Setup of build 44:
// ahb_lite_fir_filter
module ahb_lite_fir_filter(
    input clk,
          n_rst,
    input logic hsel,
    input logic [3:0] haddr,
    input logic hsize,
    input logic [1:0] htrans,
    input logic hwrite,
    input logic [15:0] hwdata,
    output logic [15:0] hrdata,
    output logic hresp
);
Size: roughly 3500 cells after synthesis, ~420 flip-flops, ~44 I/O pins, about 32000 µm² of cells after synthesis.
clock: 6.15 ns
lec_check: 0
cap_margin: 20
cell_pad_in_sites_detail_placement: 0
cell_pad_in_sites_global_placement: 0
core_margin: 4
core_utilization: 45
gpl_routability_driven: 0
gpl_timing_driven: 0
max_routing_layer: met5
place_density_lb_addon: 0.18
setup_slack_margin: -0.55
slew_margin: 35
run.sh (not shown) runs the stock make flow with config.mk's settings and CLKGATE_MAP_FILE=.
| build 44 | all stages done | FAIL | setup timing |
Input-level comparison between build 30 and build 44:
- CORE_UTILIZATION changed from 45 to 40
- MAX_ROUTING_LAYER removed (was met5)
- GPL_TIMING_DRIVEN removed (was 0)
- PLACE_DENSITY_LB_ADDON changed from 0.18 to 0.26
- CTS_CLUSTER_DIAMETER newly set to 148
- CELL_PAD_IN_SITES_GLOBAL_PLACEMENT removed (was 0)
- CORE_MARGIN changed from 4 to 2
- CELL_PAD_IN_SITES_DETAIL_PLACEMENT removed (was 0)
- SLEW_MARGIN changed from 35 to 20
- SETUP_SLACK_MARGIN removed (was -0.55)
- the clock period (ns, I/O delays scaled along) changed from 6.15 to 9.0
Build 30 finished all stages; the layout is clean.
Compared with build 44, layout net count in build 30 decreased by a few percent.
The endpoint of the worst setup timing path comes out FF.D1.RF.regs_matrix[4][13]$_DFFE_PN0P_ in one run and FF.D1.RF.regs_matrix[15][5]$_DFFE_PN0P_ in the other, namely in build 44 and build 30 respectively.
Taking build 44 as the reference, in build 30 initial antenna violation count shrank by 2; critical path depth shrank by about 18%; sequential power shrank by 32%.
Max average wire length per cell after detail routing across build 44 and build 30: build 44
Share of total power in sequential cells on build 30 is down relative to build 44.
As of build 30, via count had fallen by a little under 10% compared to build 44.
Build 44 -> build 30: cell area power density decreased by more than a quarter
Summary — layout overhead on the synthesized area, build 30 relative to build 44: lower, by 8.7 points.
On worst setup slack after layout, build 30 does better than build 44.
Modified inputs, build 20 compared to build 30
- CORE_ASPECT_RATIO: unset -> 0.55
- HOLD_SLACK_MARGIN: unset -> 0.26
- CELL_PAD_IN_SITES_GLOBAL_PLACEMENT: unset -> 2
- CAP_MARGIN: 20 -> 30
- CTS_CLUSTER_DIAMETER: 148 -> 260
- CORE_UTILIZATION: 40 -> 38
Notes after the runs:
Die width is lower on build 30. Build 20 ends up with a met1 wire length that is about 43% higher than in build 30. The core of build 20 is less densely filled than that of build 30. Build 30 → build 20: power lost 3.7%; worst slack on hold paths higher.


== run 1 ==
ahb_lite_fir_filter again, from the RTL that the note above started with.
clock: 3.37 ns
lec_check: 0
abc_area: 1
cap_margin: 0
cell_pad_in_sites_global_placement: 0
core_aspect_ratio: 0.9
core_margin: 2
core_utilization: 72
cts_cluster_size: 80
gpl_routability_driven: 1
gpl_timing_driven: 1
hold_slack_margin: 0.3
max_routing_layer: met5
place_density_lb_addon: 0.21
setup_slack_margin: -0.3
slew_margin: 35
The log for run 1 ends in global routing (5_1_grt) with error GRT-0116, so the run never completed.
## Diff of input files: run 2 against run 1
# run 1
export LEC_CHECK = 0
export ABC_AREA = 1
export CAP_MARGIN = 0
export CELL_PAD_IN_SITES_GLOBAL_PLACEMENT = 0
export CORE_ASPECT_RATIO = 0.9
export CORE_MARGIN = 2
export CORE_UTILIZATION = 72
export CTS_CLUSTER_SIZE = 80
export GPL_ROUTABILITY_DRIVEN = 1
export GPL_TIMING_DRIVEN = 1
export HOLD_SLACK_MARGIN = 0.3
export MAX_ROUTING_LAYER = met5
export PLACE_DENSITY_LB_ADDON = 0.21
export SETUP_SLACK_MARGIN = -0.3
export SLEW_MARGIN = 35
create_clock -name core_clock -period 3.37 [get_ports {clk}]
# run 2
export LEC_CHECK = 0
export CAP_MARGIN = 20
export CORE_MARGIN = 2
export CORE_UTILIZATION = 40
export SLEW_MARGIN = 20
create_clock -name core_clock -period 10.0 [get_ports {clk}]
Findings:
- Run 2 went all the way through synthesis, placement and routing and the layout is clean on timing, DRC and antenna.
- Max number of distinct library cells after synthesis across run 2 and run 1: run 2
- Delta (run 2 minus run 1): synthesized cell area shrank by 430 um^2; synthesized cell count shrank by 20%; area fraction in and, or, nand and nor cells after synthesis shrank by 9.6 points.
- When run 2 is set beside run 1, its post-CTS setup-driven buffer insertion count turns out to be 21 smaller.
#### Input delta (run 3 over run 2)
# run 2
export LEC_CHECK = 0
export CAP_MARGIN = 20
export CORE_MARGIN = 2
export CORE_UTILIZATION = 40
export SLEW_MARGIN = 20
create_clock -name core_clock -period 10.0 [get_ports {clk}]
# run 3
export LEC_CHECK = 0
export CAP_MARGIN = 20
export CELL_PAD_IN_SITES_GLOBAL_PLACEMENT = 0
export CORE_MARGIN = 2
export CORE_UTILIZATION = 72
export GPL_ROUTABILITY_DRIVEN = 1
export GPL_TIMING_DRIVEN = 1
export MAX_ROUTING_LAYER = met5
export PLACE_DENSITY_LB_ADDON = 0.01
export SETUP_SLACK_MARGIN = 0.1
export SLEW_MARGIN = 35
create_clock -name core_clock -period 7.62 [get_ports {clk}]
Notes after the runs:
- Run 2 finished all stages; the layout is clean.
- No final results exist for run 3, since it was stopped by error GRT-0232 during global routing (5_1_grt).
- In run 3, floorplan row count is lower than in run 2.
- Comparing the two runs side by side, run 3 comes out behind run 2 on worst setup timing slack at the placement stage.
- Run 3 vs run 2 on floorplan core area: run 3 is the lower one.
- Note that the height of the die recorded for run 2 amounts to 1.3 times the value seen in run 3.
- Run 3 -> run 2: number of sinks driven by the clock tree delta 0, exact match
- | number of cells after detailed placement | higher: run 2 |
- Taking run 2 as the reference, in run 3 post-synth tally of flip-flops with integrated enable now sits at about the same level, post-CTS setup buffer count picked up an extra 71, initial standard-cell utilization of the core now larger.
### run 3 -> run 4
# run 3
export LEC_CHECK = 0
export CAP_MARGIN = 20
export CELL_PAD_IN_SITES_GLOBAL_PLACEMENT = 0
export CORE_MARGIN = 2
export CORE_UTILIZATION = 72
export GPL_ROUTABILITY_DRIVEN = 1
export GPL_TIMING_DRIVEN = 1
export MAX_ROUTING_LAYER = met5
export PLACE_DENSITY_LB_ADDON = 0.01
export SETUP_SLACK_MARGIN = 0.1
export SLEW_MARGIN = 35
create_clock -name core_clock -period 7.62 [get_ports {clk}]
# run 4
export LEC_CHECK = 0
export CAP_MARGIN = 20
export CORE_MARGIN = 2
export CORE_UTILIZATION = 58
export SLEW_MARGIN = 20
create_clock -name core_clock -period 4.86 [get_ports {clk}]
Notes after the runs:
The remaining runs in run 4 and run 3 completed every stage, whereas run 3 halted early. Ran to the end and failed final checks on setup timing: run 4. When run 4 is set beside run 3, its die span in x turns out to be about 11% larger. Taking run 3 as the reference, in run 4 area of the core increased 24%; detailed placer's ending HPWL increased 7.3%.


ahb_lite_fir_filter again, from the RTL that the note above started with.
Settings: LEC_CHECK=0, CAP_MARGIN=20, CELL_PAD_IN_SITES_GLOBAL_PLACEMENT=0, CORE_MARGIN=2, CORE_UTILIZATION=72, CTS_CLUSTER_SIZE=20, GPL_ROUTABILITY_DRIVEN=1, GPL_TIMING_DRIVEN=1, MAX_ROUTING_LAYER=met5, PLACE_DENSITY=0.78, SETUP_SLACK_MARGIN=-0.55, SLEW_MARGIN=35; clock period 7.62 ns.
The baseline ran to the end with violations: negative setup slack.
Rerun with:
CELL_PAD_IN_SITES_GLOBAL_PLACEMENT = not set   (was 0)
CORE_UTILIZATION = 40   (was 72)
CTS_CLUSTER_SIZE = not set   (was 20)
GPL_ROUTABILITY_DRIVEN = not set   (was 1)
GPL_TIMING_DRIVEN = not set   (was 1)
MAX_ROUTING_LAYER = not set   (was met5)
PLACE_DENSITY = not set   (was 0.78)
SETUP_SLACK_MARGIN = not set   (was -0.55)
SLEW_MARGIN = 20   (was 35)
clock period = 12.0 ns   (was 7.62 ns; I/O delays follow)
After rerunning: With this change the flow passed the timing, DRC and antenna checks. Final cell count grows by a few percent. First-iteration DRC count is lower by well over a third. Power shrinks by a quarter to a third. Hold slack improved by 0.0068 ns. Die area rises by well over a third. Sequential share of layout area climbs by 2.2 points. Global-route usage went down by 25 points. Synthesized area is unchanged. Final area fell by a little under a tenth. Clock-buffer cell count decreases by 2.
Rerun with:
ABC_AREA = 1   (was not set)
CORE_UTILIZATION = 71   (was 40)
CTS_CLUSTER_DIAMETER = 243   (was not set)
CTS_CLUSTER_SIZE = 15   (was not set)
MAX_ROUTING_LAYER = met4   (was not set)
PLACE_DENSITY_LB_ADDON = 0.01   (was not set)
clock period = 7.84 ns   (was 12.0 ns; I/O delays follow)
Result: The changed run reached the layout checks and failed them: negative setup slack; non-clock buffer count grows by 297; register-to-register slack loses 2.8 ns; power came out higher by a quarter to a third; global-route usage grows by 29 points; flip-flop count stays the same; cell area rose by a little under a tenth; maximum frequency goes up by about a fifth; die size is lower by well over a third; worst setup slack degrades by 2.8 ns; routed wire length grows by about a fifth.
Rerun with:
ABC_AREA = not set   (was 1)
CORE_UTILIZATION = 67   (was 71)
CTS_CLUSTER_DIAMETER = not set   (was 243)
CTS_CLUSTER_SIZE = not set   (was 15)
MAX_ROUTING_LAYER = not set   (was met4)
PLACE_DENSITY_LB_ADDON = not set   (was 0.01)
SETUP_SLACK_MARGIN = 2.36   (was not set)
clock period = 8.88 ns   (was 7.84 ns; I/O delays follow)
After rerunning: With this change the flow ran to the end with no violations. Setup slack gains 0.99 ns. Total power goes up by 1.5%. Clock skew hardly moves. Design area goes up by 3.2%. Global-route usage fell by 5.8 points. Count of clock-buffer cells in the layout came out higher by 22. Core utilization shrinks by 1.5 points. Synthesized cell count falls by 20%. Routed wire length fell by 4.0%.
No activity file was given, so power comes from the tool's default toggle rates.
